// ALU_TOP
module ALU_TOP #(parameter width = 16)(
    input [width - 1:0] A,
    input [width - 1:0] B,
    input [3:0] ALU_FUN,
    input clk,rst,
    output  [width - 1:0] Arith_OUT,
    output  Carry_OUT,
    output  Arith_Flag,
    output  [width - 1:0] Logic_OUT,
    output  Logic_Flag,
    output  [width - 1:0] CMP_OUT,
    output  CMP_Flag,
    output  [width - 1:0] Shift_OUT,
    output  Shift_Flag
    );
export LEC_CHECK = 0
export ABC_AREA = 1
export CAP_MARGIN = 20
export CORE_MARGIN = 2
export CORE_UTILIZATION = 71
export CTS_CLUSTER_DIAMETER = 357
export CTS_CLUSTER_SIZE = 95
export PLACE_DENSITY = 0.36
export SETUP_SLACK_MARGIN = 2.93
export SLEW_MARGIN = 20
export TNS_END_PERCENT = 5
create_clock -name core_clock -period 12.0 [get_ports {clk}]
run.sh (not shown) runs the stock make flow with config.mk's settings and CLKGATE_MAP_FILE=.
The baseline failed in 5_1_grt (GRT-0116).
Then changed:
- ABC_AREA: 1 -> default
- CORE_UTILIZATION: 71 -> 40
- CTS_CLUSTER_DIAMETER: 357 -> default
- CTS_CLUSTER_SIZE: 95 -> default
- PLACE_DENSITY: 0.36 -> default
- SETUP_SLACK_MARGIN: 2.93 -> 4.62
- TNS_END_PERCENT: 5 -> default
- clock period: 12.0 -> 32.5 ns (I/O delays scaled with it)
Effect:
- Now the flow ran to the end with no violations
- area after synthesis increases by 0.69%
- die size increases by 76%
- synthesized cell count decreases by 12%
Then changed:
- CORE_UTILIZATION: 40 -> 68
- SETUP_SLACK_MARGIN: 4.62 -> default
- clock period: 32.5 -> 16.8 ns (I/O delays scaled with it)
After rerunning: The changed run did not get past 4_1_cts with DPL-0033; synthesized cell count is unchanged; synthesized area stays the same; die area fell by 40%.
Then changed:
- CORE_UTILIZATION: 68 -> 40
- clock period: 16.8 -> 33.0 ns (I/O delays scaled with it)
What happened: This time the run completed with no timing, DRC or antenna violations; die area climbs by about 70%; synthesized cell count stays the same; area after synthesis stays the same.
Then changed:
- ABC_AREA: default -> 1
- CELL_PAD_IN_SITES_GLOBAL_PLACEMENT: default -> 1
- CORE_MARGIN: 2 -> 4
- CORE_UTILIZATION: 40 -> 60
- CTS_CLUSTER_DIAMETER: default -> 287
- CTS_CLUSTER_SIZE: default -> 100
- HOLD_SLACK_MARGIN: default -> 0.3
- SLEW_MARGIN: 20 -> 0
- TNS_END_PERCENT: default -> 5
After rerunning: The new run completed without violations. Final cell count goes up by 1.5%. Power goes down by 9.1%. Sequential power stays flat. Area after synthesis goes down by 0.69%. Clock power goes down by about 0.9%. Setup slack improved by 0.58 ns. Non-clock buffer count goes down by 58. Hold slack got worse by 0.084 ns.

* * *

ALU_TOP again, from the RTL that the note above started with.
Settings: LEC_CHECK=0, CAP_MARGIN=5, CELL_PAD_IN_SITES_GLOBAL_PLACEMENT=0, CORE_MARGIN=2, CORE_UTILIZATION=66, SETUP_SLACK_MARGIN=-2.0, SLEW_MARGIN=20, TNS_END_PERCENT=30; clock period 33.4 ns.
The starting point finished with negative setup slack left.
Edit:
Settings changed: CORE_UTILIZATION 66 to 68, CTS_CLUSTER_DIAMETER set to 31, SETUP_SLACK_MARGIN -2.0 to 5.0, TNS_END_PERCENT 30 to 90.
Clock period 33.4 ns to 33.9 ns, I/O delays scaled along.
What happened: The new run ended with an error in global routing (5_1_grt). Area after synthesis is unchanged. Die area drops by 2.9%. Synthesized cell count does not change.
Edit:
Settings changed: CAP_MARGIN 5 to 20, CELL_PAD_IN_SITES_GLOBAL_PLACEMENT 0 to not set, CORE_UTILIZATION 68 to 58, CTS_CLUSTER_DIAMETER 31 to not set, SETUP_SLACK_MARGIN 5.0 to not set, TNS_END_PERCENT 90 to not set.
Clock period 33.9 ns to 27.2 ns, I/O delays scaled along.
After rerunning: This time the run produced a layout that fails on negative setup slack. Die size climbs by 17%. Area after synthesis is unchanged. Synthesized cell count does not change.
Edit:
Settings changed: CORE_UTILIZATION 58 to 40.
Clock period 27.2 ns to 32.5 ns, I/O delays scaled along.
Result: This time the run completed without violations; clock-buffer cell count stays the same; die size is higher by about 44%; design area is lower by about 14%; power is lower by about 26%.
Edit:
Settings changed: ABC_AREA set to 1, CORE_UTILIZATION 40 to 67, CTS_CLUSTER_SIZE set to 98.
Clock period 32.5 ns to 33.0 ns, I/O delays scaled along.
What happened:
- combinational power went down by about a fifth
- wire length came out lower by roughly a tenth
- via count rose slightly
- sequential share of layout area climbs by 0.67 points
- clock-buffer cell count is unchanged
- worst hold slack is better by 120 ps
- synthesized cell count rose by roughly a tenth
- total power fell by roughly a tenth
Power figures rest on the tool's default switching activity, not on a simulated workload.
